===== flow/config.mk =====
export PLATFORM = sky130hd
export DESIGN_NAME = sram_logger
export DESIGN_NICKNAME = sram_logger
export VERILOG_FILES = /design/flow/design.v
export SDC_FILE = /design/flow/constraint.sdc
export NUM_CORES = 4
export LEC_CHECK = 0
export ABC_AREA = 0
export CAP_MARGIN = 25
export CORE_ASPECT_RATIO = 0.72
export CORE_MARGIN = 3
export CORE_UTILIZATION = 72
export CTS_CLUSTER_DIAMETER = 202
export CTS_CLUSTER_SIZE = 83
export GPL_TIMING_DRIVEN = 1
export MAX_ROUTING_LAYER = met4
export PLACE_DENSITY = 0.52
export SLEW_MARGIN = 20
export TNS_END_PERCENT = 15

===== flow/constraint.sdc =====
create_clock -name core_clock -period 4.4 [get_ports {CLK_48MHZ}]
set_input_delay 0.8800 -clock core_clock [delete_from_list [all_inputs] [get_ports {CLK_48MHZ}]]
set_output_delay 0.8800 -clock core_clock [all_outputs]
set_load 0.01 [all_outputs]

===== flow/design.v =====
module memory_controller( CLK_48MHZ,RESET,SRAM_STATUS,READ_CMD, GEIG_DATA, MAG_DATA
,READ_ADDRESS,READ_CHIP_SELECT,WRITE_ADDRESS,WRITE_CHIP_SELECT
,NEXT_READ,NEXT_WRITE,DATA_OUT,ADDRESS_OUT,CHIP_SELECT,CMD_OUT);
input CLK_48MHZ,RESET,SRAM_STATUS, READ_CMD;
input [79:0] GEIG_DATA;
input [79:0] MAG_DATA;
output [17:0] READ_ADDRESS;
output READ_CHIP_SELECT;
output [17:0] WRITE_ADDRESS;
output WRITE_CHIP_SELECT;
output NEXT_READ, NEXT_WRITE;
output [15:0] DATA_OUT;
output [17:0] ADDRESS_OUT;
output CHIP_SELECT;
output [1:0] CMD_OUT;
reg [79:0] geig_prev;
reg [79:0] geig_buffer;
parameter new_geig_cmd =2'b01;
parameter num_geig_cycles = 5;
reg [79:0] mag_prev;
reg [79:0] mag_buffer;
parameter new_mag_cmd =2'b10;
parameter num_mag_cycles = 5;
reg [79:0] data_buffer;
reg read_prev;
parameter new_read_cmd = 2'b11;
reg [7:0] schedule;
reg [2:0] num_cycles;
reg [2:0] write_count;
reg busy_hold;
reg next_write;
reg next_read;
reg [17:0] address_out;
reg chip_select;
reg [15:0] data_out;
reg [1:0] cmd_out;
assign NEXT_WRITE = next_write;
assign NEXT_READ = next_read;
assign CMD_OUT = cmd_out;
assign ADDRESS_OUT=address_out;
assign CHIP_SELECT=chip_select;
assign DATA_OUT = data_out;
reg [17:0] r_address;
reg r_chip_select;
reg [17:0] w_address;
reg w_chip_select;
assign READ_ADDRESS = r_address;
assign READ_CHIP_SELECT = r_chip_select;
assign WRITE_ADDRESS = w_address;
assign WRITE_CHIP_SELECT = w_chip_select;
always @(posedge CLK_48MHZ or negedge RESET)
begin
if (RESET==1'b0) begin
    schedule = 8'b00000000;
    busy_hold = 1'b0;
    write_count=4'b0000;
    next_write<=0;
    next_read<=0;
    cmd_out<=2'b00;
    num_cycles=0;
    address_out<=17'b0;
    chip_select<=1'b0;
    data_out<=0;
    mag_prev=80'b0;
    geig_prev=80'b0;
    geig_buffer=80'b0;
    mag_buffer=80'b0;
    data_buffer=80'b0;
    read_prev=1'b0;
    r_address<=18'b0;
    r_chip_select<=1'b0;
    w_address<=18'b0;
    w_chip_select<=1'b0;
end else begin
if (schedule[1:0] ==2'b00) begin
    schedule=schedule>>2;
end
if (geig_prev!=GEIG_DATA) begin
    geig_buffer = GEIG_DATA;
    geig_prev = GEIG_DATA;
    if (schedule[1:0] == 2'b00) begin
        schedule[1:0] = new_geig_cmd;
    end else if (schedule[3:2] ==2'b00) begin
        schedule[3:2] = new_geig_cmd;
    end else if (schedule[5:4] == 2'b00) begin
        schedule[5:4] = new_geig_cmd;
    end else begin
        schedule[7:6] = new_geig_cmd;
    end
end else begin
    geig_prev= GEIG_DATA;
end
if (mag_prev!=MAG_DATA) begin
    mag_buffer = MAG_DATA;
    mag_prev = MAG_DATA;
    if (schedule[1:0] == 2'b00) begin
        schedule[1:0] = new_mag_cmd;
    end else if (schedule[3:2] ==2'b00) begin
        schedule[3:2] = new_mag_cmd;
    end else if (schedule[5:4] == 2'b00) begin
        schedule[5:4] = new_mag_cmd;
    end else begin
        schedule[7:6] = new_mag_cmd;
    end
end else begin
    mag_prev=MAG_DATA;
end
if ((READ_CMD ==1'b1) && (read_prev ==1'b0) && (RESET==1'b1))begin
    read_prev=READ_CMD;
    if (schedule[1:0] == 2'b00) begin
        schedule[1:0] = new_read_cmd;
    end else if (schedule[3:2] ==2'b00) begin
        schedule[3:2] = new_read_cmd;
    end else if (schedule[5:4] == 2'b00) begin
        schedule[5:4] = new_read_cmd;
    end else begin
        schedule[7:6] = new_read_cmd;
    end
end else begin
    read_prev = READ_CMD;
end
if (((schedule[1:0] == new_geig_cmd) || (schedule[1:0] == new_mag_cmd)) && (RESET==1'b1)) begin
    if ((schedule[1:0] == new_geig_cmd) && (write_count==0)) begin
        num_cycles=num_geig_cycles;
        data_buffer[79:0] = geig_buffer;
    end else if ((schedule[1:0] == new_mag_cmd) && (write_count==0)) begin
        num_cycles = num_mag_cycles;
        data_buffer[79:0]=mag_buffer;
    end
    if (write_count<num_cycles) begin
        if ((busy_hold==1) && (SRAM_STATUS==1)) begin
            cmd_out<=2'b00;
        end
        if ((busy_hold==1'b1)&&(SRAM_STATUS==1'b0)) begin
            next_write<=1'b1;
            if (next_write==1'b0) begin
                if (w_address == 18'b111111111111111111) begin
                    w_address <= 18'b000000000000000000;
                    w_chip_select <= !w_chip_select;
                end else begin
                    w_address <= w_address+1;
                end
            end
            data_buffer = data_buffer >>16;
            busy_hold=1'b0;
            write_count=write_count+1;
        end else if ((SRAM_STATUS==1'b0) && (busy_hold==0)) begin
            next_write<=1'b0;
            cmd_out<=2'b10;
            address_out<=WRITE_ADDRESS;
            chip_select<=WRITE_CHIP_SELECT;
            data_out<=data_buffer[15:0];
            busy_hold=1'b1;
        end
    end else if (write_count==num_cycles) begin
        write_count=0;
        schedule=schedule>>2;
    end
end else if ((schedule[1:0]==new_read_cmd) && (RESET==1'b1)) begin
    if (READ_ADDRESS == WRITE_ADDRESS) begin 
        schedule=schedule>>2;
    end else begin
        if ((SRAM_STATUS==1'b1) && (busy_hold==1)) begin
            cmd_out<=2'b00;
        end    
        if ((SRAM_STATUS==1'b0) && (busy_hold==1)) begin
            next_read<=1'b1;
            if (next_read==1'b0) begin
                if (r_address == 18'b111111111111111111) begin
                    r_address <= 18'b000000000000000000;
                    r_chip_select <= !r_chip_select;
                end else begin
                    r_address <= r_address+1;
                end
            end
            busy_hold=0;
            schedule=schedule>>2;
        end else if ((SRAM_STATUS==1'b0) && (busy_hold==0)) begin
            next_read<=1'b0;
            cmd_out<=2'b01;
            address_out<=READ_ADDRESS;
            chip_select<=READ_CHIP_SELECT;
            busy_hold=1'b1;
        end
    end
end
end  
end
endmodule
module sram_interface(CLK_48MHZ,RESET,ADDRESS_IN,DATA_IN,CMD_IN, CHIP_SELECT,
SRAM_D_IN, SRAM_D_OUT, SRAM_D_OE,
SRAM_A0,SRAM_A1,SRAM_A2,SRAM_A3,SRAM_A4,SRAM_A5,SRAM_A6,SRAM_A7,SRAM_A8,SRAM_A9,SRAM_A10,SRAM_A11,
SRAM_A12,SRAM_A13, SRAM_A14, SRAM_A15, SRAM_A16, SRAM_A17,
SRAM_SRBS0,SRAM_SRBS1,SRAM_SRBS2,SRAM_SRBS3,SRAM_CE,SRAM_WE,SRAM_OE,
STATUS,DATA_READ);
input CLK_48MHZ, RESET;
input [17:0] ADDRESS_IN;
input CHIP_SELECT;
input [15:0] DATA_IN;
input [1:0] CMD_IN;
output SRAM_A0,SRAM_A1,SRAM_A2,SRAM_A3,SRAM_A4,SRAM_A5,SRAM_A6,SRAM_A7,SRAM_A8,SRAM_A9,SRAM_A10,SRAM_A11,
SRAM_A12, SRAM_A13, SRAM_A14, SRAM_A15, SRAM_A16, SRAM_A17;
output SRAM_SRBS0,SRAM_SRBS1,SRAM_SRBS2,SRAM_SRBS3,SRAM_CE,SRAM_WE,SRAM_OE;
output STATUS;
output [15:0] DATA_READ;
input [31:0] SRAM_D_IN;
output [15:0] SRAM_D_OUT;
output SRAM_D_OE;
wire SRAM_D0,SRAM_D1,SRAM_D2,SRAM_D3,SRAM_D4,SRAM_D5,SRAM_D6,SRAM_D7,SRAM_D8,SRAM_D9,SRAM_D10,SRAM_D11,
SRAM_D12,SRAM_D13,SRAM_D14,SRAM_D15,SRAM_D16,SRAM_D17,SRAM_D18,SRAM_D19,SRAM_D20,SRAM_D21,SRAM_D22,SRAM_D23,
SRAM_D24,SRAM_D25,SRAM_D26,SRAM_D27,SRAM_D28,SRAM_D29,SRAM_D30,SRAM_D31;
assign {SRAM_D31,SRAM_D30,SRAM_D29,SRAM_D28,SRAM_D27,SRAM_D26,SRAM_D25,SRAM_D24,
        SRAM_D23,SRAM_D22,SRAM_D21,SRAM_D20,SRAM_D19,SRAM_D18,SRAM_D17,SRAM_D16,
        SRAM_D15,SRAM_D14,SRAM_D13,SRAM_D12,SRAM_D11,SRAM_D10,SRAM_D9,SRAM_D8,
        SRAM_D7,SRAM_D6,SRAM_D5,SRAM_D4,SRAM_D3,SRAM_D2,SRAM_D1,SRAM_D0} = SRAM_D_IN;
reg [15:0] dout;     
reg [15:0] dread;    
reg [17:0] address;  
reg ce,we,oe,srbs0,srbs1,srbs2,srbs3;    
reg weVAL;                   
reg busy;                    
reg write_cycle;             
reg [3:0] write_counter;     
reg read_cycle;              
reg [3:0] read_counter;      
assign SRAM_A0 = address[0];
assign SRAM_A1 = address[1];
assign SRAM_A2 = address[2];
assign SRAM_A3 = address[3];
assign SRAM_A4 = address[4];
assign SRAM_A5 = address[5];
assign SRAM_A6 = address[6];
assign SRAM_A7 = address[7];
assign SRAM_A8 = address[8];
assign SRAM_A9 = address[9];
assign SRAM_A10 = address[10];
assign SRAM_A11 = address[11];
assign SRAM_A12 = address[12];
assign SRAM_A13 = address[13];
assign SRAM_A14 = address[14];
assign SRAM_A15 = address[15];
assign SRAM_A16 = address[16];
assign SRAM_A17 = address[17];
assign SRAM_D_OUT = dout;
assign SRAM_D_OE = weVAL;
assign DATA_READ[0] = dread[0];
assign DATA_READ[1] = dread[1];
assign DATA_READ[2] = dread[2];
assign DATA_READ[3] = dread[3];
assign DATA_READ[4] = dread[4];
assign DATA_READ[5] = dread[5];
assign DATA_READ[6] = dread[6];
assign DATA_READ[7] = dread[7];
assign DATA_READ[8] = dread[8];
assign DATA_READ[9] = dread[9];
assign DATA_READ[10] = dread[10];
assign DATA_READ[11] = dread[11];
assign DATA_READ[12] = dread[12];
assign DATA_READ[13] = dread[13];
assign DATA_READ[14] = dread[14];
assign DATA_READ[15] = dread[15];
assign SRAM_CE = ce;
assign SRAM_WE = we;
assign SRAM_OE = oe;
assign SRAM_SRBS0 = srbs0;
assign SRAM_SRBS1 = srbs1;
assign SRAM_SRBS2 = srbs2;
assign SRAM_SRBS3 = srbs3;
assign STATUS=busy;
always @(negedge CLK_48MHZ or negedge RESET)
begin
if (RESET==1'b0) begin
    dout = 16'b0;
    dread <= 16'b0;
    address = 18'b0;
    ce = 1'b0;
    we = 1'b1;
    oe = 1'b1;
    srbs0 = 1'b1;
    srbs1 = 1'b1;
    srbs2 = 1'b1;
    srbs3 = 1'b1;
    weVAL = 1'b0;
    write_cycle =1'b0;
    write_counter = 4'b0;
    read_counter = 4'b0;
    read_cycle = 1'b0;
    busy = 1'b0;
end else begin
    if (busy==0) begin
        if (CMD_IN==2) begin
            write_cycle=1;
        end else if (CMD_IN==1) begin
            read_cycle=1;
        end
    end
    if (write_cycle==1'b1) begin
        if (write_counter==0) begin
            busy=1'b1;
            address = ADDRESS_IN;
            if (CHIP_SELECT==1'b0) begin
                srbs0=1'b0;
                srbs1=1'b0;
                srbs2=1'b1;
                srbs3=1'b1;
            end else begin
                srbs0=1'b1;
                srbs1=1'b1;
                srbs2=1'b0;
                srbs3=1'b0;
            end
            oe=1'b1;
            we=1'b0;
            ce=1'b0;
            weVAL=1'b1;
            dout=DATA_IN;
            write_counter=write_counter+1;
        end else if (write_counter==1) begin
            srbs0=1'b1;
            srbs1=1'b1;
            srbs2=1'b1;
            srbs3=1'b1;
            oe=1'b1;
            we=1'b1;
            ce=1'b0;
            weVAL=1'b0;
            write_counter=0;
            write_cycle=1'b0;
            busy=1'b0;
        end
    end  
    if (read_cycle==1'b1) begin
        if (read_counter==0) begin
            busy=1'b1;
            address = ADDRESS_IN;  
            ce=1'b0;
            oe=1'b0;
            we=1'b1;
            if (CHIP_SELECT==1'b0) begin
                srbs0=1'b0;
                srbs1=1'b0;
                srbs2=1'b1;
                srbs3=1'b1;
            end else begin
                srbs0=1'b1;
                srbs1=1'b1;
                srbs2=1'b0;
                srbs3=1'b0;
            end
            read_counter=read_counter+1;
        end else if (read_counter==1) begin
            if (CHIP_SELECT==1'b0) begin
                dread[0]<=SRAM_D0;
                dread[1]<=SRAM_D1;
                dread[2]<=SRAM_D2;
                dread[3]<=SRAM_D3;
                dread[4]<=SRAM_D4;
                dread[5]<=SRAM_D5;
                dread[6]<=SRAM_D6;
                dread[7]<=SRAM_D7;
                dread[8]<=SRAM_D8;
                dread[9]<=SRAM_D9;
                dread[10]<=SRAM_D10;
                dread[11]<=SRAM_D11;
                dread[12]<=SRAM_D12;
                dread[13]<=SRAM_D13;
                dread[14]<=SRAM_D14;
                dread[15]<=SRAM_D15;
            end else begin
                dread[0]<=SRAM_D16;
                dread[1]<=SRAM_D17;
                dread[2]<=SRAM_D18;
                dread[3]<=SRAM_D19;
                dread[4]<=SRAM_D20;
                dread[5]<=SRAM_D21;
                dread[6]<=SRAM_D22;
                dread[7]<=SRAM_D23;
                dread[8]<=SRAM_D24;
                dread[9]<=SRAM_D25;
                dread[10]<=SRAM_D26;
                dread[11]<=SRAM_D27;
                dread[12]<=SRAM_D28;
                dread[13]<=SRAM_D29;
                dread[14]<=SRAM_D30;
                dread[15]<=SRAM_D31;
            end
            read_counter=read_counter+1;
        end else if (read_counter == 2) begin
            oe=1'b1;
            we=1'b1;
            srbs0=1'b1;
            srbs1=1'b1;
            srbs2=1'b1;
            srbs3=1'b1;
            ce=1'b0;
            read_cycle=1'b0;
            read_counter=0;
            busy=1'b0;
        end
    end  
end  
end  
endmodule
module sram_logger(
    input         CLK_48MHZ,
    input         RESET,           
    input         READ_CMD,
    input  [79:0] GEIG_DATA,
    input  [79:0] MAG_DATA,
    input  [31:0] SRAM_D_IN,
    output [17:0] SRAM_A,
    output [3:0]  SRAM_SRBS,
    output        SRAM_CE,
    output        SRAM_WE,
    output        SRAM_OE,
    output [15:0] SRAM_D_OUT,
    output        SRAM_D_OE,
    output [15:0] DATA_READ,
    output [17:0] W_ADDRESS,
    output        W_CHIP_SELECT,
    output [17:0] R_ADDRESS,
    output        R_CHIP_SELECT
);
wire        sram_status;
wire        chip_select;
wire [15:0] data_out;
wire [17:0] address_out;
wire [1:0]  cmd_out;
memory_controller memory_controller_0(
    .CLK_48MHZ         ( CLK_48MHZ ),
    .RESET             ( RESET ),
    .SRAM_STATUS       ( sram_status ),
    .READ_CMD          ( READ_CMD ),
    .GEIG_DATA         ( GEIG_DATA ),
    .MAG_DATA          ( MAG_DATA ),
    .READ_ADDRESS      ( R_ADDRESS ),
    .READ_CHIP_SELECT  ( R_CHIP_SELECT ),
    .WRITE_ADDRESS     ( W_ADDRESS ),
    .WRITE_CHIP_SELECT ( W_CHIP_SELECT ),
    .NEXT_READ         ( ),
    .NEXT_WRITE        ( ),
    .DATA_OUT          ( data_out ),
    .ADDRESS_OUT       ( address_out ),
    .CHIP_SELECT       ( chip_select ),
    .CMD_OUT           ( cmd_out )
);
sram_interface sram_interface_0(
    .CLK_48MHZ   ( CLK_48MHZ ),
    .RESET       ( RESET ),
    .ADDRESS_IN  ( address_out ),
    .DATA_IN     ( data_out ),
    .CMD_IN      ( cmd_out ),
    .CHIP_SELECT ( chip_select ),
    .SRAM_D_IN   ( SRAM_D_IN ),
    .SRAM_D_OUT  ( SRAM_D_OUT ),
    .SRAM_D_OE   ( SRAM_D_OE ),
    .SRAM_A0 ( SRAM_A[0] ),   .SRAM_A1 ( SRAM_A[1] ),   .SRAM_A2 ( SRAM_A[2] ),
    .SRAM_A3 ( SRAM_A[3] ),   .SRAM_A4 ( SRAM_A[4] ),   .SRAM_A5 ( SRAM_A[5] ),
    .SRAM_A6 ( SRAM_A[6] ),   .SRAM_A7 ( SRAM_A[7] ),   .SRAM_A8 ( SRAM_A[8] ),
    .SRAM_A9 ( SRAM_A[9] ),   .SRAM_A10 ( SRAM_A[10] ), .SRAM_A11 ( SRAM_A[11] ),
    .SRAM_A12 ( SRAM_A[12] ), .SRAM_A13 ( SRAM_A[13] ), .SRAM_A14 ( SRAM_A[14] ),
    .SRAM_A15 ( SRAM_A[15] ), .SRAM_A16 ( SRAM_A[16] ), .SRAM_A17 ( SRAM_A[17] ),
    .SRAM_SRBS0 ( SRAM_SRBS[0] ), .SRAM_SRBS1 ( SRAM_SRBS[1] ),
    .SRAM_SRBS2 ( SRAM_SRBS[2] ), .SRAM_SRBS3 ( SRAM_SRBS[3] ),
    .SRAM_CE ( SRAM_CE ),
    .SRAM_WE ( SRAM_WE ),
    .SRAM_OE ( SRAM_OE ),
    .STATUS  ( sram_status ),
    .DATA_READ ( DATA_READ )
);
endmodule

===== flow/run.sh =====
#!/bin/bash
# the make line also repeats each setting of config.mk as NAME=value (left out here)
make -C /OpenROAD-flow-scripts/flow DESIGN_CONFIG=/design/flow/config.mk WORK_HOME=/design/flow/orfs CLKGATE_MAP_FILE= finish

==> reports/summary.txt, run 1 <==
Status = did not finish
Stopped at = clock tree synthesis (4_1_cts)
Stop Error = [ERROR DPL-0033] detailed placement checks failed during check placement.
Adder Share, Synth = 1.08%
Fraction of registers with async set or reset after synthesis = 100%
# IOs = 291
Syn nets = 2,632
Syn Inst Count = 2,416
Die Height = 165 um
Compound-Gate Fraction of Synth Area = 16.0%
Dpl cell area = 31,900 um^2
Final GP Congestion = 1.04
Synth unique cells = 65
Most frequent cell after synthesis = dfrtp_1
Chip Area, Yosys = 25,400 um^2
Avg Cell Area, Syn = 10.5 um^2
Yosys Instances = 2,416
Synth area leaders = dfrtp_1, nand2_1, xnor2_1
Synthesized cell area = 25,400 um^2
Port Buffer Count = 290
Chip width = 227 um
Synth Seq Share = 55.3%
Yosys warnings = 2
Post-synth EDFFs = 0
Core ar. = 34,200 um^2
Placed cells = 3,433
HPWL Detailed = 68,900 um
Init Core Util = 74.1%
Seq cells post-synth = 560
Yosys simple share = 11.2%
Synth mux share = 4.98%
Die ar. = 37,500 um^2
Top cells by count = dfrtp_1, nand2_1, xnor2_1
XOR/XNOR Fraction of Synth Area = 7.05%
Top cell type's share of synthesized area = 48.5%
Top_reg_cell synth = dfrtp_1
Row count = 57
Main logic family = AND-OR/OR-AND gates
Post-synth top area cell = dfrtp_1
-- stage by stage --
| step | worst slack [ps] | hold slack, ps | setup TNS [ps] |
|---|---|---|---|
| 3_5_place_dp | -1550 | 329 | -227570 |
| 3_3_place_gp | -1350 | 328 | -186880 |
| 2_1_floorplan | -479 | 389 | -31460 |
==> run 2: changes to the inputs <==
CORE_ASPECT_RATIO = unset   (was 0.72)
CORE_MARGIN = 2   (was 3)
CTS_CLUSTER_DIAMETER = 256   (was 202)
CTS_CLUSTER_SIZE = 15   (was 83)
PLACE_DENSITY = unset   (was 0.52)
PLACE_DENSITY_LB_ADDON = 0.25   (was unset)
TNS_END_PERCENT = 45   (was 15)
clock period = 4.83 ns   (was 4.4 ns; I/O delays follow)
==> run 2 against run 1 <==
The flow stops in global routing (5_1_grt). Area after synthesis stayed put. Die size down 2.1%. Synthesized cell count stayed put.
==> reports/summary.txt, run 2 <==
Post-synth top area cell = dfrtp_1 (unchanged)
Main logic family = AND-OR/OR-AND gates (unchanged)
Pre-CTS WS = -1180 ps (was -1550 ps)
Avg Cell Area, Syn = 10.5 um^2 (unchanged)
CTS Buf Count = 43
Clock Path Buffers = 3
Port Buffer Count = 290 (unchanged)
Die Height = 192 um (was 165 um)
Fraction of registers with async set or reset after synthesis = 100% (unchanged)
Dpl cell area = 31,600 um^2 (was 31,900 um^2)
Synth mux share = 4.98% (unchanged)
Post-synth EDFFs = 0 (unchanged)
Seq cells post-synth = 560 (unchanged)
Gr usage total = 78.2%
Syn Inst Count = 2,416 (unchanged)
Core ar. = 34,600 um^2 (was 34,200 um^2)
Init Core Util = 73.2% (was 74.1%)
Die ar. = 36,700 um^2 (was 37,500 um^2)
Top cell type's share of synthesized area = 48.5% (unchanged)
Synthesized cell area = 25,400 um^2 (unchanged)
Syn nets = 2,632 (unchanged)
XOR/XNOR Fraction of Synth Area = 7.05% (unchanged)
Stopped at = global routing (5_1_grt) (was clock tree synthesis (4_1_cts))
Chip Area, Yosys = 25,400 um^2 (unchanged)
Adder Share, Synth = 1.08% (unchanged)
Compound-Gate Fraction of Synth Area = 16.0% (unchanged)
Cts hold-fix bufs = 0
Stop Error = [ERROR GRT-0116] Global routing finished with congestion. Check the congestion regions in the DRC Viewer. (was [ERROR DPL-0033] detailed placement checks failed during check placement.)
Top cells by count = dfrtp_1, nand2_1, xnor2_1 (unchanged)
Synth Seq Share = 55.3% (unchanged)
HPWL Detailed = 65,800 um (was 68,900 um)
Status = did not finish (unchanged)
Yosys simple share = 11.2% (unchanged)
Yosys warnings = 2 (unchanged)
CTS H-tree depth = 2
# IOs = 291 (unchanged)
Chip width = 192 um (was 227 um)
CTS sink count = 560
Total congestion overflow = 122
Root buf cell = clkbuf_16
Final GP Congestion = 0.960 (was 1.04)
Synth area leaders = dfrtp_1, nand2_1, xnor2_1 (unchanged)
Top_reg_cell synth = dfrtp_1 (unchanged)
Row count = 68 (was 57)
Yosys Instances = 2,416 (unchanged)
Most frequent cell after synthesis = dfrtp_1 (unchanged)
Synth unique cells = 65 (unchanged)
==> run 2: routing by layer <==
metal / GRT overflow / GRT usage (%)
met3: 5 / 57.9
met5: - / -
met2: 62 / 94.0
met4: 55 / 79.5
met1: 0 / 77.1
==> run 2: timing repair <==
item                                    4_1_cts
setup buffers                                51
endpoints found under the setup margin      196
pin swaps                                    59
gates resized                               159
==> run 2: stage by stage <==
step           std cells  hold slack [ps]  TNS (ps)
3_3_place_gp        3405              326    -93320
2_1_floorplan       2416              389      -220
3_5_place_dp        3405              345   -118850
4_1_cts             3533              329     -32.5
==> run 3: changes to the inputs <==
ABC_AREA = unset   (was 0)
CAP_MARGIN = 20   (was 25)
CORE_UTILIZATION = 61   (was 72)
CTS_CLUSTER_DIAMETER = unset   (was 256)
CTS_CLUSTER_SIZE = 47   (was 15)
GPL_TIMING_DRIVEN = unset   (was 1)
HOLD_SLACK_MARGIN = 0.3   (was unset)
MAX_ROUTING_LAYER = unset   (was met4)
PLACE_DENSITY_LB_ADDON = unset   (was 0.25)
SETUP_SLACK_MARGIN = 1.28   (was unset)
TNS_END_PERCENT = unset   (was 45)
clock period = 6.7 ns   (was 4.83 ns; I/O delays follow)
==> run 3 against run 2 <==
Now clean on timing, DRC and antenna. Area after synthesis is the same. Die size grew 18%. Synthesized cell count is the same.
==> reports/summary.txt, run 3 <==
Chip width = 208 um (was 192 um)
Synth unique cells = 65 (unchanged)
XOR/XNOR Fraction of Synth Area = 7.05% (unchanged)
Synth area leaders = dfrtp_1, nand2_1, xnor2_1 (unchanged)
Worst setup margin = 719 ps
Final Non-Filler Cells = 3,308
Clock Path Buffers = 3 (unchanged)
Gr usage total = 36.7%
Synth Seq Share = 55.3% (unchanged)
Synthesized cell area = 25,400 um^2 (unchanged)
Synth mux share = 4.98% (unchanged)
Yosys Instances = 2,416 (unchanged)
Switching power = 1710 uW
Fraction of registers with async set or reset after synthesis = 100% (unchanged)
Final GP Congestion = 0.953 (was 0.960)
RSZ-0062 raised after global routing = yes
Worst-Margin Slew = 1060 ps
Top cells by count = dfrtp_1, nand2_1, xnor2_1 (unchanged)
# DRC = 0
Max_cap viols = 0
CTS tree = built
Initial antenna violation count = 0
Critical-path maximum fanout = 2
Final Power = 7310 uW
Layout Nets = 2,944
Crit path max-delay family = flip-flops
Post-synth EDFFs = 0 (unchanged)
OpenROAD warning count = 56
Post-synth top area cell = dfrtp_1 (unchanged)
Core ar. = 40,900 um^2 (was 34,600 um^2)
Flop pwr share = 48.3%
CP Data Required Time = 5360 ps
PwrDens = 230 nW/um^2
Port Buffer Count = 290 (unchanged)
R2r endpoint = memory_controller_0.w_address[15]
Syn Inst Count = 2,416 (unchanged)
Hold path startpoint = sram_interface_0.write_counter[3]
HPWL Detailed = 54,800 um (was 65,800 um)
Vias in the first global route = 20,104
Yosys warnings = 2 (unchanged)
Yosys simple share = 11.2% (unchanged)
Cell depth of the worst setup path = 1
Clock network fraction of total power = 44.6%
Rel. slew slack = 29.4%
Status = complete, no violations (was did not finish)
Most frequent cell after synthesis = dfrtp_1 (unchanged)
Placed cells = 3,140 (was 3,405)
Worst path arrival time = 4640 ps
CTS sink count = 560 (unchanged)
Bufs and invs on worst path = 1
Adder Share, Synth = 1.08% (unchanged)
Proportion of power drawn by combinational gates = 7.1%
Biggest consumer = sequential cells
Avg Cell Area, Syn = 10.5 um^2 (unchanged)
Hold Path Sink = sram_interface_0.write_counter[3]
Worst setup endpoint = SRAM_SRBS[1]
Final Hold Vio Count = 0
Hold Crit Class = reg -> reg
Worst-path cell chain = buf_6
Clock Skews = 67.9 ps
LEAKAGE = 0.0140 uW
P&R area growth vs syn = 25.4%
Top_reg_cell synth = dfrtp_1 (unchanged)
Antenna Nets Post-Route = 0
Pre-CTS WS = 368 ps (was -1180 ps)
Power in sequential cells = 3530 uW
Reg2reg setup slack = 1160 ps
Startpoint type of the worst setup path = register
Init Core Util = 62.0% (was 73.2%)
ANT cells = 0
Drt first-iter violations = 2,471
# IOs = 291 (unchanged)
Max-slew violations = 0
Compound-Gate Fraction of Synth Area = 16.0% (unchanged)
Crit end category = output port
WL per Instance = 24.4 um
CP startpoint = sram_interface_0.srbs1
Clk ins delay skew pair = 650 ps
CTS H-tree depth = 2 (unchanged)
Worst-path clk slew = 50 ps
CTS Buf Count = 57 (was 43)
Avg Vias per Cell = 6.28
R2R depth = 10
Setup CP Type = reg -> out
CP max stage cell = dfstp_2
Root buf cell = clkbuf_16 (unchanged)
Hold Crit Depth = 0
Cts hold-fix bufs = 0 (unchanged)
Pre-antenna DRT Iters = 6
Sw Share = 23.4%
Setup Total Neg Slack = 0 ps
WL final = 80,600 um
Row count = 74 (was 68)
Worst r2r src = sram_interface_0.busy
Max VDD drop = 0.230 mV
Syn nets = 2,632 (unchanged)
Final number of setup-violating endpoints = 0
Seq cells post-synth = 560 (unchanged)
Top cell type's share of synthesized area = 48.5% (unchanged)
Die ar. = 43,200 um^2 (was 36,700 um^2)
Cell Int Power = 5600 uW
Main logic family = AND-OR/OR-AND gates (unchanged)
Critical Path Max Stage Delay = 540 ps
P_comb = 522 uW
Largest net degree at the start of global routing = 179
First-pass GRT wire length = 122,000 um
Total congestion overflow = 0
Chip Area, Yosys = 25,400 um^2 (unchanged)
Clk pwr = 3260 uW
Die Height = 208 um (was 192 um)
Via count = 20,769
run 3: metrics by stage:
stage	hold WS, ps	area, um^2	utilization, %
floorplan	389	25400	-
global placement	326	28900	70.6
detailed placement	332	28900	70.6
CTS	332	31000	75.7
global route	355	31800	77.7
finish	331	31800	77.7
run 3: final cells by class:
cell class / instances / area [um^2]
Clock buffer: 89 / 1770
Clock inverter: 24 / 173
Fill cell: 2672 / 9140
Inverter: 73 / 277
Multi-Input combinational cell: 1606 / 10800
Sequential cell: 560 / 14000
Tap cell: 532 / 666
Timing Repair Buffer: 424 / 4040
run 3: per-layer routing:
layer / GRT usage [%] / up-vias / wire [um]
li1: - / 9118 / -
met1: 52.9 / 10403 / 32900
met2: 56.3 / 1074 / 37300
met3: 6.22 / 174 / 7150
met4: 13.9 / 0 / 3210
met5: 0 / - / 0
run 3: timing repair:
action | in CTS | in global routing
gates cloned | 1 | 8
pin swaps | 8 | 38
resized | 267 | 86
setup buffers | 29 | 18
endpoints found under the setup margin | 160 | 204
==> run 4: changes to the inputs <==
ABC_AREA = 0   (was unset)
CAP_MARGIN = 25   (was 20)
CORE_ASPECT_RATIO = 1.21   (was unset)
CORE_MARGIN = 3   (was 2)
CORE_UTILIZATION = 70   (was 61)
CTS_CLUSTER_SIZE = 83   (was 47)
GPL_TIMING_DRIVEN = 1   (was unset)
HOLD_SLACK_MARGIN = unset   (was 0.3)
MAX_ROUTING_LAYER = met4   (was unset)
PLACE_DENSITY = 0.52   (was unset)
SETUP_SLACK_MARGIN = 0.75   (was 1.28)
TNS_END_PERCENT = 15   (was unset)
clock period = 5.02 ns   (was 6.7 ns; I/O delays follow)
==> run 4 against run 3 <==
The run now fails in global routing (5_1_grt). Area after synthesis is the same. Die size shrank 11%. Synthesized cell count is the same.
==> reports/summary.txt, run 4 <==
Yosys Instances = 2,416 (unchanged)
# IOs = 291 (unchanged)
Avg Cell Area, Syn = 10.5 um^2 (unchanged)
HPWL Detailed = 63,200 um (was 54,800 um)
Post-synth EDFFs = 0 (unchanged)
Stop Error = [ERROR GRT-0116] Global routing finished with congestion. Check the congestion regions in the DRC Viewer.
Stopped at = global routing (5_1_grt)
Row count = 76 (was 74)
Cts hold-fix bufs = 0 (unchanged)
CTS H-tree depth = 2 (unchanged)
Init Core Util = 71.1% (was 62.0%)
Main logic family = AND-OR/OR-AND gates (unchanged)
Most frequent cell after synthesis = dfrtp_1 (unchanged)
XOR/XNOR Fraction of Synth Area = 7.05% (unchanged)
Chip width = 179 um (was 208 um)
Die ar. = 38,600 um^2 (was 43,200 um^2)
Clock Path Buffers = 3 (unchanged)
Gr usage total = 71.6%
Top cells by count = dfrtp_1, nand2_1, xnor2_1 (unchanged)
CTS sink count = 560 (unchanged)
Yosys warnings = 2 (unchanged)
Adder Share, Synth = 1.08% (unchanged)
Seq cells post-synth = 560 (unchanged)
Synth mux share = 4.98% (unchanged)
Final GP Congestion = 0.973 (was 0.953)
Yosys simple share = 11.2% (unchanged)
Synthesized cell area = 25,400 um^2 (unchanged)
Core ar. = 35,700 um^2 (was 40,900 um^2)
Fraction of registers with async set or reset after synthesis = 100% (unchanged)
Root buf cell = clkbuf_16 (unchanged)
Die Height = 215 um (was 208 um)
Syn Inst Count = 2,416 (unchanged)
Synth area leaders = dfrtp_1, nand2_1, xnor2_1 (unchanged)
Synth unique cells = 65 (unchanged)
CTS Buf Count = 52 (was 57)
Synth Seq Share = 55.3% (unchanged)
Compound-Gate Fraction of Synth Area = 16.0% (unchanged)
Chip Area, Yosys = 25,400 um^2 (unchanged)
Top cell type's share of synthesized area = 48.5% (unchanged)
Total congestion overflow = 11
Syn nets = 2,632 (unchanged)
Post-synth top area cell = dfrtp_1 (unchanged)
Status = did not finish (was complete, no violations)
Port Buffer Count = 290 (unchanged)
Top_reg_cell synth = dfrtp_1 (unchanged)
-- run 4: through the flow --
stage | util, % | hold WS (ps) | area (um^2) | cells | setup slack (ps)
after floorplan | - | 389 | 25600 | 2416 | 16.7
after global placement | 88.5 | 327 | 31600 | 3424 | -754
after detailed placement | 88.6 | 337 | 31600 | 3425 | -916
after CTS | 96.4 | 226 | 34400 | 3556 | 247
-- run 4: metal layers --
metal,global-route usage [%],GRT overflow
met1,70.9,0
met2,88.5,2
met3,48.4,0
met4,72.3,9
met5,-,-
-- run 4: what timing repair did --
action	in CTS
gates cloned	9
setup buffers	22
pin swaps	136
resized	476
setup endpoints to repair	332
==> run 5: changes to the inputs <==
ABC_AREA = unset   (was 0)
CAP_MARGIN = 20   (was 25)
CORE_ASPECT_RATIO = unset   (was 1.21)
CORE_MARGIN = 2   (was 3)
CORE_UTILIZATION = 61   (was 70)
CTS_CLUSTER_SIZE = unset   (was 83)
GPL_TIMING_DRIVEN = unset   (was 1)
MAX_ROUTING_LAYER = unset   (was met4)
PLACE_DENSITY = unset   (was 0.52)
SETUP_SLACK_MARGIN = -0.52   (was 0.75)
TNS_END_PERCENT = unset   (was 15)
clock period = 6.7 ns   (was 5.02 ns; I/O delays follow)
==> run 5 against run 4 <==
Area after synthesis did not move. Die size rose by 12%. The run now finishes clean. Synthesized cell count did not move.
==> reports/summary.txt, run 5 <==
Flop pwr share = 48.1%
Top cell type's share of synthesized area = 48.5% (unchanged)
Main logic family = AND-OR/OR-AND gates (unchanged)
Critical-path maximum fanout = 4
Total congestion overflow = 0
Largest net degree at the start of global routing = 156
Top_reg_cell synth = dfrtp_1 (unchanged)
Initial antenna violation count = 2
Chip width = 208 um (was 179 um)
Yosys simple share = 11.2% (unchanged)
Gr usage total = 36.2%
Cell Int Power = 5650 uW
Synth unique cells = 65 (unchanged)
Setup Total Neg Slack = 0 ps
Reg2reg setup slack = 450 ps
R2r endpoint = memory_controller_0.w_address[15]
Status = complete, no violations (was did not finish)
Hold WS = 327 ps
Yosys Instances = 2,416 (unchanged)
Worst-path clk slew = 60 ps
Sw Share = 23.0%
CP startpoint = GEIG_DATA[4]
Clk pwr = 3320 uW
Chip Area, Yosys = 25,400 um^2 (unchanged)
Die ar. = 43,200 um^2 (was 38,600 um^2)
Root buf cell = clkbuf_16 (unchanged)
CP max stage cell = xnor2_1
Rel. slew slack = 32.6%
Clock Skews = 57.4 ps
Hold path startpoint = sram_interface_0.write_counter[3]
Avg Cell Area, Syn = 10.5 um^2 (unchanged)
Worst-Margin Slew = 1010 ps
Achievable frequency = 154 MHz
Most frequent cell after synthesis = dfrtp_1 (unchanged)
OpenROAD warning count = 48
XOR/XNOR Fraction of Synth Area = 7.05% (unchanged)
Drt first-iter violations = 2,216
First-pass GRT wire length = 121,000 um
Final GP Congestion = 0.955 (was 0.973)
Final number of setup-violating endpoints = 0
Hold Crit Depth = 0
CTS H-tree depth = 2 (unchanged)
Top cell by count, worst path = nor3_1
Worst path arrival time = 6970 ps
Pre-antenna DRT Iters = 5
CTS tree = built
Setup CP Type = in -> reg
Synth Seq Share = 55.3% (unchanged)
Seq cells post-synth = 560 (unchanged)
CTS Buf Count = 57 (was 52)
Worst r2r src = sram_interface_0.busy
R2R depth = 10
Worst-path cell chain = clkdlybuf4s50_1 > xnor2_1 > nand4_1 > nor3_1 > nand4_1 > nor3_1 > a21oi_1 > o21bai_1 > inv_1 > ha_1 > and2_1 > nor3_1 > ha_1 > a2111o_2 > nor3_2 > nand3_2 > nor3_2 > nand3_1 > xor2_1 > nor2_1
Post-synth top area cell = dfrtp_1 (unchanged)
Init Core Util = 62.0% (was 71.1%)
CTS sink count = 560 (unchanged)
Hold Path Sink = sram_interface_0.write_counter[3]
Final Hold Vio Count = 0
Switching power = 1680 uW
Crit end category = register
Cell depth of the worst setup path = 20
WL final = 77,500 um
Vias in the first global route = 20,024
Power in sequential cells = 3530 uW
Adder Share, Synth = 1.08% (unchanged)
# IOs = 291 (unchanged)
Hold Crit Class = reg -> reg
Yosys warnings = 2 (unchanged)
Layout Nets = 2,889
Synth area leaders = dfrtp_1, nand2_1, xnor2_1 (unchanged)
Bufs and invs on worst path = 2
Final Cell Area = 30,800 um^2
Antenna Nets Post-Route = 0
Via count = 20,139
Clock network fraction of total power = 45.3%
P_comb = 487 uW
Crit path max-delay family = simple AND/OR/NAND/NOR gates
Startpoint type of the worst setup path = input pin
WL per Instance = 23.9 um
Worst setup margin = 218 ps
P&R area growth vs syn = 21.6%
Synth mux share = 4.98% (unchanged)
Avg Vias per Cell = 6.19
Compound-Gate Fraction of Synth Area = 16.0% (unchanged)
Syn nets = 2,632 (unchanged)
Cts hold-fix bufs = 0 (unchanged)
Biggest consumer = sequential cells
CP Data Required Time = 7190 ps
Final worst-path cycle share = 96.7%
Clock Path Buffers = 3 (unchanged)
Final Power = 7330 uW
Synthesized cell area = 25,400 um^2 (unchanged)
Top cells by count = dfrtp_1, nand2_1, xnor2_1 (unchanged)
Core ar. = 40,900 um^2 (was 35,700 um^2)
Max VDD drop = 0.226 mV
Worst setup endpoint = memory_controller_0.w_address[15]
Die Height = 208 um (was 215 um)
Final Critical Period = 6480 ps
Fraction of registers with async set or reset after synthesis = 100% (unchanged)
Max_cap viols = 0
HPWL Detailed = 55,100 um (was 63,200 um)
Clk ins delay skew pair = 640 ps
# DRC = 0
CTS resizes = 0 (was 476)
Critical Path Max Stage Delay = 720 ps
PwrDens = 238 nW/um^2
Row count = 74 (was 76)
Total setup buffers inserted after CTS = 0 (was 22)
Dpl cell area = 28,800 um^2 (was 31,600 um^2)
LEAKAGE = 0.0134 uW
Post-synth EDFFs = 0 (unchanged)
Pre-CTS WS = -418 ps (was -916 ps)
Max-slew violations = 0
ANT cells = 0
Port Buffer Count = 290 (unchanged)
Proportion of power drawn by combinational gates = 6.6%
Syn Inst Count = 2,416 (unchanged)
## run 5: final cells by class
cell class	count	area (um^2)
Clock buffer	79	1690
Inverter	73	274
Tap cell	532	666
Timing Repair Buffer	371	3610
Clock inverter	32	289
Multi-Input combinational cell	1604	10300
Sequential cell	560	14000
Fill cell	2841	10100
## run 5: metrics by stage
stage / utilization (%) / cells
after floorplan: - / 2416
after global placement: 70.5 / 3141
after detailed placement: 70.5 / 3141
after CTS: 75.3 / 3251
after global routing: 75.3 / 3251
final: 75.3 / 3251
## run 5: per-layer routing
| metal | GRT usage, % | vias up | wire (um) |
|---|---|---|---|
| li1 | - | 9008 | - |
| met2 | 57.3 | 887 | 36700 |
| met4 | 20.8 | 2 | 5050 |
| met1 | 47.8 | 10034 | 30700 |
| met3 | 5.96 | 208 | 5030 |
| met5 | 0 | - | 13 |
==> run 6: changes to the inputs <==
CAP_MARGIN = 15   (was 20)
CORE_UTILIZATION = 66   (was 61)
CTS_CLUSTER_SIZE = 52   (was unset)
SETUP_SLACK_MARGIN = -0.27   (was -0.52)
clock period = 4.83 ns   (was 6.7 ns; I/O delays follow)
==> run 6 against run 5 <==
The layout now fails its checks (setup timing). Die size shrank 7.4%. Highest routed layer unchanged. Clock skew grew 14 ps. Critical endpoint is now memory_controller_0.data_buffer[39]. Worst setup slack lost 710 ps. Area after synthesis is the same. Power grew 42%. Synthesized cell count is the same. Hold slack gained 9.6 ps. First-iteration DRC count grew 61%. Sequential share of layout area shrank 4.6 points. Global-route usage grew 12 points. Largest cell class unchanged. Register-to-register slack lost 650 ps. Cell count grew 11%.
==> reports/summary.txt, run 6 <==
Rel. slew slack = 27.7% (was 32.6%)
XOR/XNOR Fraction of Synth Area = 7.05% (unchanged)
Compound-Gate Fraction of Synth Area = 16.0% (unchanged)
Proportion of power drawn by combinational gates = 9.2% (was 6.6%)
WL final = 104,000 um (was 77,500 um)
Worst path arrival time = 5880 ps (was 6970 ps)
Critical Path Max Stage Delay = 520 ps (was 720 ps)
First-pass GRT wire length = 144,000 um (was 121,000 um)
Startpoint type of the worst setup path = input pin (unchanged)
Achievable frequency = 188 MHz
Max VDD drop = 0.385 mV (was 0.226 mV)
Power in sequential cells = 4910 uW (was 3530 uW)
Final number of setup-violating endpoints = 172 (was 0)
P_comb = 954 uW (was 487 uW)
Util after Layout = 90.9% (was 75.3%)
Antenna Nets Post-Route = 0 (unchanged)
Final worst-path cycle share = 110% (was 96.7%)
Final Hold Vio Count = 0 (unchanged)
Worst r2r src = memory_controller_0.mag_prev[56] (was sram_interface_0.busy)
Largest net degree at the start of global routing = 187 (was 156)
Worst setup endpoint = memory_controller_0.data_buffer[39] (was memory_controller_0.w_address[15])
Port Buffer Count = 290 (unchanged)
WL per Instance = 28.9 um (was 23.9 um)
R2R depth = 23 (was 10)
Drt first-iter violations = 3,578 (was 2,216)
Initial antenna violation count = 14 (was 2)
Synth area leaders = dfrtp_1, nand2_1, xnor2_1 (unchanged)
Clk pwr = 4520 uW (was 3320 uW)
Cell Int Power = 7830 uW (was 5650 uW)
Clk ins delay skew pair = 660 ps (was 640 ps)
Yosys simple share = 11.2% (unchanged)
RSZ-0062 raised after global routing = yes
Critical-path maximum fanout = 24 (was 4)
Clock Path Buffers = 3 (unchanged)
Chip Area, Yosys = 25,400 um^2 (unchanged)
Biggest consumer = sequential cells (unchanged)
Via count = 24,852 (was 20,139)
Setup CP Type = in -> reg (unchanged)
Worst setup margin = -495 ps (was 218 ps)
Grt met2 use = 75.1% (was 57.3%)
# DRC = 0 (unchanged)
Post-synth top area cell = dfrtp_1 (unchanged)
HPWL Detailed = 61,500 um (was 55,100 um)
PwrDens = 303 nW/um^2 (was 238 nW/um^2)
Grt met3 use = 13.0% (was 5.96%)
Synth Seq Share = 55.3% (unchanged)
LEAKAGE = 0.0157 uW (was 0.0134 uW)
Init Core Util = 67.2% (was 62.0%)
Chip width = 200 um (was 208 um)
Clock Skews = 71.3 ps (was 57.4 ps)
Hold WS = 337 ps (was 327 ps)
Hold Crit Depth = 0 (unchanged)
Gr usage total = 48.6% (was 36.2%)
Yosys warnings = 2 (unchanged)
Hold path startpoint = sram_interface_0.write_counter[3] (unchanged)
Grt met1 use = 59.3% (was 47.8%)
Avg Vias per Cell = 6.89 (was 6.19)
Synth mux share = 4.98% (unchanged)
# IOs = 291 (unchanged)
CP Data Required Time = 5390 ps (was 7190 ps)
Worst-path clk slew = 60 ps (about the same)
Adder Share, Synth = 1.08% (unchanged)
Yosys Instances = 2,416 (unchanged)
Synth unique cells = 65 (unchanged)
Max-slew violations = 0 (unchanged)
Final Critical Period = 5330 ps
Core ar. = 37,800 um^2 (was 40,900 um^2)
Final GP Congestion = 0.953 (was 0.955)
Cell depth of the worst setup path = 23 (was 20)
Cts hold-fix bufs = 0 (unchanged)
Worst-Margin Slew = 1080 ps (was 1010 ps)
Die ar. = 40,000 um^2 (was 43,200 um^2)
CP startpoint = MAG_DATA[20] (was GEIG_DATA[4])
OpenROAD warning count = 54 (was 48)
R2r endpoint = memory_controller_0.data_buffer[39] (was memory_controller_0.w_address[15])
Fraction of registers with async set or reset after synthesis = 100% (unchanged)
Root buf cell = clkbuf_16 (unchanged)
Worst-path cell chain = clkdlybuf4s50_1 > xnor2_2 > nand4_1 > nor4_4 > and3_4 > nand3_2 > a21oi_2 > o21bai_1 > buf_4 > nand2b_1 > ha_2 > and2_4 > nor3_4 > buf_4 > inv_1 > ha_2 > nand2b_1 > a2111o_2 > buf_6 > buf_12 > buf_4 > o32ai_4 > a221o_1 (was clkdlybuf4s50_1 > xnor2_1 > nand4_1 > nor3_1 > nand4_1 > nor3_1 > a21oi_1 > o21bai_1 > inv_1 > ha_1 > and2_1 > nor3_1 > ha_1 > a2111o_2 > nor3_2 > nand3_2 > nor3_2 > nand3_1 > xor2_1 > nor2_1)
Synthesized cell area = 25,400 um^2 (unchanged)
Hold Path Sink = sram_interface_0.write_counter[3] (unchanged)
Top_reg_cell synth = dfrtp_1 (unchanged)
Max_cap viols = 0 (unchanged)
Top cells by count = dfrtp_1, nand2_1, xnor2_1 (unchanged)
Clock network fraction of total power = 43.5% (was 45.3%)
Crit path max-delay family = simple AND/OR/NAND/NOR gates (unchanged)
Status = finished with violations (was complete, no violations)
Top cell type's share of synthesized area = 48.5% (unchanged)
CTS Buf Count = 56 (was 57)
Hold Crit Class = reg -> reg (unchanged)
Setup Total Neg Slack = -24,510 ps (was 0 ps)
CTS H-tree depth = 2 (unchanged)
Top cell by count, worst path = buf_4 (was nor3_1)
P&R area growth vs syn = 35.3% (was 21.6%)
Layout Nets = 3,255 (was 2,889)
Fail Reasons = setup timing
Syn Inst Count = 2,416 (unchanged)
Seq cells post-synth = 560 (unchanged)
Most frequent cell after synthesis = dfrtp_1 (unchanged)
Syn nets = 2,632 (unchanged)
Gr busiest metal = met2 (unchanged)
CP max stage cell = clkdlybuf4s50_1 (was xnor2_1)
Vias in the first global route = 24,332 (was 20,024)
Total congestion overflow = 0 (unchanged)
Sw Share = 24.6% (was 23.0%)
CTS tree = built (unchanged)
CTS sink count = 560 (unchanged)
Crit end category = register (unchanged)
Switching power = 2560 uW (was 1680 uW)
Post-synth EDFFs = 0 (unchanged)
Reg2reg setup slack = -200 ps (was 450 ps)
Die Height = 200 um (was 208 um)
Flop pwr share = 47.3% (was 48.1%)
Pre-antenna DRT Iters = 12 (was 5)
Bufs and invs on worst path = 7 (was 2)
Row count = 71 (was 74)
Main logic family = AND-OR/OR-AND gates (unchanged)
Avg Cell Area, Syn = 10.5 um^2 (unchanged)
-- run 6: stage by stage --
stage	worst slack (ps)	cells	power (uW)	instance area (um^2)
floorplan	-263	2416	5200	25400
global placement	-1310	3473	5800	31600
detailed placement	-1460	3473	5840	31600
CTS	-278	3583	10200	33700
global route	-580	3604	10600	34300
finish	-495	3605	10400	34300
-- run 6: metal layers --
metal	vias up	wire length, um
met5	-	34
met4	6	10900
met3	804	13900
met2	2346	46300
met1	11958	33200
li1	9738	-
-- run 6: layout make-up --
class,instances,area (um^2)
Antenna cell,12,30.0
Clock buffer,85,1660
Clock inverter,22,200
Fill cell,1411,3450
Inverter,73,274
Multi-Input combinational cell,1604,10800
Sequential cell,560,14000
Tap cell,511,639
Timing Repair Buffer,738,6690
-- run 6: what timing repair did --
item,4_1_cts,5_1_grt
gates resized,28,80
setup endpoints to repair,148,126
pin swaps,12,27
endpoints found under the hold margin,0,0
buffers inserted,5,7
gates cloned,0,5
==> run 7: changes to the inputs <==
ABC_AREA = 1   (was unset)
CAP_MARGIN = 25   (was 15)
CORE_UTILIZATION = 40   (was 66)
CTS_CLUSTER_DIAMETER = 150   (was unset)
CTS_CLUSTER_SIZE = unset   (was 52)
GPL_ROUTABILITY_DRIVEN = 1   (was unset)
GPL_TIMING_DRIVEN = 0   (was unset)
HOLD_SLACK_MARGIN = -0.02   (was unset)
SETUP_SLACK_MARGIN = 2.35   (was -0.27)
TNS_END_PERCENT = 20   (was unset)
clock period = 9.53 ns   (was 4.83 ns; I/O delays follow)
==> run 7 against run 6 <==
Now clean on timing, DRC and antenna. Power fell by 37%. Synthesized cell count is 32% higher. Critical path depth fell by 21. Area after synthesis is 4.9% higher. Combinational power rose by 39%. Global-route usage decreased by 25 points. Sequential power down 43%. Non-clock buffer count fell by 286. Worst setup slack better by 2000 ps.
==> reports/summary.txt, run 7 <==
Status = complete, no violations (was finished with violations)
Critical-path maximum fanout = 2 (was 24)
ANT cells = 0 (was 12)
Met2 routed WL = 36,800 um (was 46,300 um)
Critical Path Max Stage Delay = 540 ps (was 520 ps)
WL final = 82,500 um (was 104,000 um)
Max-slew violations = 0 (unchanged)
Post-synth top area cell = dfrtp_1 (unchanged)
Synth area leaders = dfrtp_1, nand2_1, dfrtn_1 (was dfrtp_1, nand2_1, xnor2_1)
# DRC = 0 (unchanged)
First-pass GRT wire length = 125,000 um (was 144,000 um)
Max_cap viols = 0 (unchanged)
LEAKAGE = 0.0160 uW (was 0.0157 uW)
Layout Nets = 3,789 (was 3,255)
Flop pwr share = 42.2% (was 47.3%)
Post-synth EDFFs = 0 (unchanged)
CTS sink count = 560 (unchanged)
Bufs and invs on worst path = 2 (was 7)
Final number of setup-violating endpoints = 0 (was 172)
Switching power = 1960 uW (was 2560 uW)
Root buf cell = clkbuf_16 (unchanged)
Via count = 21,725 (was 24,852)
XOR/XNOR Fraction of Synth Area = 2.93% (was 7.05%)
Worst setup endpoint = SRAM_SRBS[1] (was memory_controller_0.data_buffer[39])
Row count = 94 (was 71)
PwrDens = 200 nW/um^2 (was 303 nW/um^2)
WL met1 = 38,700 um (was 33,200 um)
Final GP Congestion = 0.897 (was 0.953)
Port Buffer Count = 290 (unchanged)
Syn nets = 3,414 (was 2,632)
Crit end category = output port (was register)
CP Data Required Time = 7620 ps (was 5390 ps)
Startpoint type of the worst setup path = register (was input pin)
Worst-Margin Slew = 770 ps (was 1080 ps)
Clk ins delay skew pair = 670 ps (was 660 ps)
Power in sequential cells = 2780 uW (was 4910 uW)
Cts hold-fix bufs = 0 (unchanged)
Util after Layout = 50.2% (was 90.9%)
CTS Buf Count = 61 (was 56)
Most frequent cell after synthesis = nand2_1 (was dfrtp_1)
CTS H-tree depth = 2 (unchanged)
Top cells by count = nand2_1, dfrtp_1, inv_1 (was dfrtp_1, nand2_1, xnor2_1)
Top cell type's share of synthesized area = 46.2% (was 48.5%)
DR WL met3 = 5040 um (was 13,900 um)
Drt first-iter violations = 1,694 (was 3,578)
Total congestion overflow = 0 (unchanged)
HPWL Detailed = 63,500 um (was 61,500 um)
Crit path max-delay family = flip-flops (was simple AND/OR/NAND/NOR gates)
Core ar. = 65,700 um^2 (was 37,800 um^2)
Worst r2r src = memory_controller_0.cmd_out[1] (was memory_controller_0.mag_prev[56])
Die Height = 262 um (was 200 um)
Chip Area, Yosys = 26,600 um^2 (was 25,400 um^2)
Fill cells = 6,318 (was 1,411)
Die ar. = 68,600 um^2 (was 40,000 um^2)
Top_reg_cell synth = dfrtp_1 (unchanged)
MI comb area = 10,400 um^2 (was 10,800 um^2)
WL per Instance = 18.4 um (was 28.9 um)
Clock Skews = 73.3 ps (was 71.3 ps)
Setup CP Type = reg -> out (was in -> reg)
RSZ-0062 raised after global routing = yes (unchanged)
# IOs = 291 (unchanged)
Rel. slew slack = 48.6% (was 27.7%)
P&R area growth vs syn = 24.1% (was 35.3%)
Fraction of registers with async set or reset after synthesis = 100% (unchanged)
Cell Int Power = 4620 uW (was 7830 uW)
Biggest consumer = sequential cells (unchanged)
Main logic family = simple AND/OR/NAND/NOR gates (was AND-OR/OR-AND gates)
Yosys simple share = 24.6% (was 11.2%)
Compound-Gate Fraction of Synth Area = 9.85% (was 16.0%)
Pre-antenna DRT Iters = 6 (was 12)
Adder Share, Synth = 0.988% (was 1.08%)
Clk pwr = 2480 uW (was 4520 uW)
Worst-path cell chain = buf_6 > buf_6 (was clkdlybuf4s50_1 > xnor2_2 > nand4_1 > nor4_4 > and3_4 > nand3_2 > a21oi_2 > o21bai_1 > buf_4 > nand2b_1 > ha_2 > and2_4 > nor3_4 > buf_4 > inv_1 > ha_2 > nand2b_1 > a2111o_2 > buf_6 > buf_12 > buf_4 > o32ai_4 > a221o_1)
Largest net degree at the start of global routing = 95 (was 187)
Seq. cell area = 14,000 um^2 (unchanged)
Avg Vias per Cell = 4.84 (was 6.89)
Synth Seq Share = 52.7% (was 55.3%)
CTS tree = built (unchanged)
Cell depth of the worst setup path = 2 (was 23)
Init Core Util = 40.4% (was 67.2%)
Antenna Nets Post-Route = 0 (unchanged)
Chip width = 262 um (was 200 um)
CP max stage cell = dfstp_2 (was clkdlybuf4s50_1)
R2r endpoint = sram_interface_0.dread[10] (was memory_controller_0.data_buffer[39])
Synth mux share = 0.762% (was 4.98%)
Sw Share = 29.8% (was 24.6%)
Synth unique cells = 54 (was 65)
CP startpoint = sram_interface_0.srbs1 (was MAG_DATA[20])
Final Power = 6580 uW (was 10,400 uW)
OpenROAD warning count = 47 (was 54)
Avg Cell Area, Syn = 8.32 um^2 (was 10.5 um^2)
Initial antenna violation count = 3 (was 14)
Top cell by count, worst path = buf_6 (was buf_4)
Hold Path Sink = sram_interface_0.write_counter[3] (unchanged)
Clock Path Buffers = 3 (unchanged)
Yosys Instances = 3,198 (was 2,416)
Syn Inst Count = 3,198 (was 2,416)
Yosys warnings = 2 (unchanged)
Max layer used = met5 (unchanged)
Gr usage total = 24.1% (was 48.6%)
P_comb = 1330 uW (was 954 uW)
Hold path startpoint = sram_interface_0.write_counter[3] (unchanged)
Max VDD drop = 0.180 mV (was 0.385 mV)
Reg2reg setup slack = 2200 ps (was -200 ps)
Vias in the first global route = 20,745 (was 24,332)
Hold Crit Class = reg -> reg (unchanged)
Seq cells post-synth = 560 (unchanged)
Setup Total Neg Slack = 0 ps (was -24,510 ps)
Worst-path clk slew = 40 ps (was 60 ps)
Clock network fraction of total power = 37.7% (was 43.5%)
R2R depth = 5 (was 23)
Final Hold Vio Count = 0 (unchanged)
Synthesized cell area = 26,600 um^2 (was 25,400 um^2)
Worst path arrival time = 6160 ps (was 5880 ps)
Hold Crit Depth = 1 (was 0)
Proportion of power drawn by combinational gates = 20.2% (was 9.2%)
[run 7: final cells by class]
cell class | count | share of cell area (%)
well taps | 864 | 3.28
multi-input cells | 2154 | 31.7
clock inverters | 36 | 1.16
repair buffers | 307 | 9.51
flip-flops and latches | 560 | 42.5
plain buffers | 145 | 2.83
inverters | 338 | 3.87
clock buffers | 83 | 5.21
[run 7: stage by stage]
step	area (um^2)	setup slack, ps	instances	hold WS [ps]
finish	33000	1470	4487	401
global route	33000	1420	4487	419
CTS	32900	1450	4479	408
detailed placement	30800	1120	4358	408
global placement	30600	-23610	4352	402
floorplan	26600	2260	3198	390
[run 7: timing repair]
item / 4_1_cts / 5_1_grt
setup buffers: 3 / 8
endpoints found under the setup margin: 111 / 243
gates resized: 166 / 30
endpoints found under the hold margin: 0 / 0
pin swaps: 0 / 1
[run 7: layer usage]
| layer | vias up | GRT usage, % |
|---|---|---|
| met2 | 590 | 37.0 |
| li1 | 10719 | - |
| met1 | 10278 | 35.1 |
| met3 | 132 | 4.45 |
| met4 | 6 | 5.90 |
| met5 | - | 0 |
==> run 8: changes to the inputs <==
ABC_AREA = unset   (was 1)
CAP_MARGIN = 20   (was 25)
CORE_UTILIZATION = 61   (was 40)
CTS_CLUSTER_DIAMETER = unset   (was 150)
GPL_ROUTABILITY_DRIVEN = unset   (was 1)
GPL_TIMING_DRIVEN = unset   (was 0)
HOLD_SLACK_MARGIN = -0.09   (was -0.02)
SETUP_SLACK_MARGIN = 1.34   (was 2.35)
TNS_END_PERCENT = 5   (was 20)
clock period = 6.7 ns   (was 9.53 ns; I/O delays follow)
==> run 8 against run 7 <==
Combinational power is 61% lower. Cell area is 5.0% lower. Core utilization is 26 points higher. Global-route usage is 12 points higher. Die size is 37% lower. Critical path depth is 1 lower. Hold slack worse by 77 ps. Register-to-register slack worse by 1200 ps. Clock-buffer cell count is 8 lower. Critical path type unchanged. Largest power group unchanged.
==> reports/summary.txt, run 8 <==
Die ar. = 43,200 um^2 (was 68,600 um^2)
Crit path max-delay family = flip-flops (unchanged)
Seq cells post-synth = 560 (unchanged)
P_comb = 522 uW (was 1330 uW)
Dpl cell area = 28,800 um^2 (was 30,800 um^2)
CP max stage cell = dfstp_2 (unchanged)
Vias in the first global route = 19,687 (was 20,745)
CTS Buf Count = 57 (was 61)
Worst setup endpoint = SRAM_SRBS[0] (was SRAM_SRBS[1])
MI comb area = 10,600 um^2 (was 10,400 um^2)
Startpoint type of the worst setup path = register (unchanged)
Worst path arrival time = 4680 ps (was 6160 ps)
Hold Crit Class = reg -> reg (unchanged)
Synthesized cell area = 25,400 um^2 (was 26,600 um^2)
Final Hold Vio Count = 0 (unchanged)
LEAKAGE = 0.0137 uW (was 0.0160 uW)
Final Cell Area = 31,400 um^2 (was 33,000 um^2)
CTS tree = built (unchanged)
Final Power = 7410 uW (was 6580 uW)
Power in sequential cells = 3530 uW (was 2780 uW)
Reg2reg setup slack = 1050 ps (was 2200 ps)
R2r endpoint = memory_controller_0.data_buffer[42] (was sram_interface_0.dread[10])
Main logic family = AND-OR/OR-AND gates (was simple AND/OR/NAND/NOR gates)
# IOs = 291 (unchanged)
Top_reg_cell synth = dfrtp_1 (unchanged)
Initial antenna violation count = 2 (was 3)
Cell Int Power = 5680 uW (was 4620 uW)
Top cells by count = dfrtp_1, nand2_1, xnor2_1 (was nand2_1, dfrtp_1, inv_1)
Placed cells = 3,131 (was 4,358)
Clock Skews = 86.7 ps (was 73.3 ps)
Yosys Instances = 2,416 (was 3,198)
CP startpoint = sram_interface_0.srbs0 (was sram_interface_0.srbs1)
Worst-path cell chain = buf_6 (was buf_6 > buf_6)
RSZ-0062 raised after global routing = yes (unchanged)
Gr usage total = 36.3% (was 24.1%)
Die Height = 208 um (was 262 um)
Setup Total Neg Slack = 0 ps (unchanged)
Yosys warnings = 2 (unchanged)
Synth Seq Share = 55.3% (was 52.7%)
Largest net degree at the start of global routing = 104 (was 95)
Total congestion overflow = 0 (unchanged)
Hold path startpoint = sram_interface_0.write_counter[3] (unchanged)
Synth area leaders = dfrtp_1, nand2_1, xnor2_1 (was dfrtp_1, nand2_1, dfrtn_1)
Synth unique cells = 65 (was 54)
Top cell type's share of synthesized area = 48.5% (was 46.2%)
Clk ins delay skew pair = 670 ps (about the same)
Port Buffer Count = 290 (unchanged)
Proportion of power drawn by combinational gates = 7.0% (was 20.2%)
Worst r2r src = sram_interface_0.busy (was memory_controller_0.cmd_out[1])
Adder Share, Synth = 1.08% (was 0.988%)
Compound-Gate Fraction of Synth Area = 16.0% (was 9.85%)
Cell depth of the worst setup path = 1 (was 2)
CTS sink count = 560 (unchanged)
Chip Area, Yosys = 25,400 um^2 (was 26,600 um^2)
Switching power = 1740 uW (was 1960 uW)
Antenna Nets Post-Route = 0 (unchanged)
Rel. slew slack = 28.6% (was 48.6%)
PwrDens = 236 nW/um^2 (was 200 nW/um^2)
Core ar. = 40,900 um^2 (was 65,700 um^2)
Final GP Congestion = 0.953 (was 0.897)
Hold Crit Depth = 0 (was 1)
Critical-path maximum fanout = 2 (unchanged)
CP Data Required Time = 5360 ps (was 7620 ps)
Root buf cell = clkbuf_16 (unchanged)
Post-synth EDFFs = 0 (unchanged)
P&R area growth vs syn = 23.7% (was 24.1%)
Fill cells = 2,757 (was 6,318)
Final Non-Filler Cells = 3,267 (was 4,487)
Syn Inst Count = 2,416 (was 3,198)
Biggest consumer = sequential cells (unchanged)
Hold WS = 325 ps (was 401 ps)
Max VDD drop = 0.202 mV (was 0.180 mV)
XOR/XNOR Fraction of Synth Area = 7.05% (was 2.93%)
Most frequent cell after synthesis = dfrtp_1 (was nand2_1)
Post-synth top area cell = dfrtp_1 (unchanged)
Chip width = 208 um (was 262 um)
Synth mux share = 4.98% (was 0.762%)
Avg Cell Area, Syn = 10.5 um^2 (was 8.32 um^2)
Critical Path Max Stage Delay = 560 ps (was 540 ps)
Syn nets = 2,632 (was 3,414)
Pre-antenna DRT Iters = 8 (was 6)
Worst-Margin Slew = 1070 ps (was 770 ps)
Bufs and invs on worst path = 1 (was 2)
Sw Share = 23.4% (was 29.8%)
Flop pwr share = 47.6% (was 42.2%)
Clk pwr = 3360 uW (was 2480 uW)
HPWL Detailed = 54,300 um (was 63,500 um)
Hold Path Sink = sram_interface_0.write_counter[3] (unchanged)
Clock network fraction of total power = 45.4% (was 37.7%)
Yosys simple share = 11.2% (was 24.6%)
Drt first-iter violations = 2,187 (was 1,694)
Seq. cell area = 14,000 um^2 (unchanged)
WL final = 79,200 um (was 82,500 um)
Final number of setup-violating endpoints = 0 (unchanged)
CTS H-tree depth = 2 (unchanged)
Row count = 74 (was 94)
WL per Instance = 24.3 um (was 18.4 um)
Clock Path Buffers = 3 (unchanged)
Max_cap viols = 0 (unchanged)
Max-slew violations = 0 (unchanged)
Status = complete, no violations (unchanged)
OpenROAD warning count = 51 (was 47)
Crit end category = output port (unchanged)
Setup CP Type = reg -> out (unchanged)
# DRC = 0 (unchanged)
Fraction of registers with async set or reset after synthesis = 100% (unchanged)
Avg Vias per Cell = 6.24 (was 4.84)
R2R depth = 8 (was 5)
Via count = 20,387 (was 21,725)
Worst-path clk slew = 80 ps (was 40 ps)
Init Core Util = 62.0% (was 40.4%)
Layout Nets = 2,902 (was 3,789)
First-pass GRT wire length = 120,000 um (was 125,000 um)
## run 8: routing by layer
| layer | global-route usage, % | vias to the layer above | wire, um |
|---|---|---|---|
| met2 | 54.2 | 1070 | 36500 |
| met1 | 52.5 | 10146 | 32500 |
| met4 | 12.4 | 0 | 2750 |
| li1 | - | 9032 | - |
| met5 | 0 | - | 0 |
| met3 | 8.70 | 139 | 7550 |
## run 8: area by class of cell
type | count | share of cell area [%]
well taps | 532 | 2.12
flip-flops and latches | 560 | 44.7
repair buffers | 383 | 12.0
multi-input cells | 1605 | 33.9
inverters | 73 | 0.890
clock inverters | 38 | 1.32
diodes | 1 | 0.00798
clock buffers | 75 | 5.02
## run 8: stage by stage
step,utilization [%],setup slack [ps]
CTS,75.2,717
detailed placement,70.4,371
global route,76.6,654
floorplan,-,1300
global placement,70.4,409
finish,76.6,678
## run 8: timing repair
item | CTS | global route
setup endpoints to repair | 152 | 247
hold buffers | 0 | 0
gates resized | 125 | 54
pin swaps | 0 | 21
gates cloned | 0 | 5
buffers inserted | 2 | 16
Power figures rest on the tool's default switching activity, not on a simulated workload.
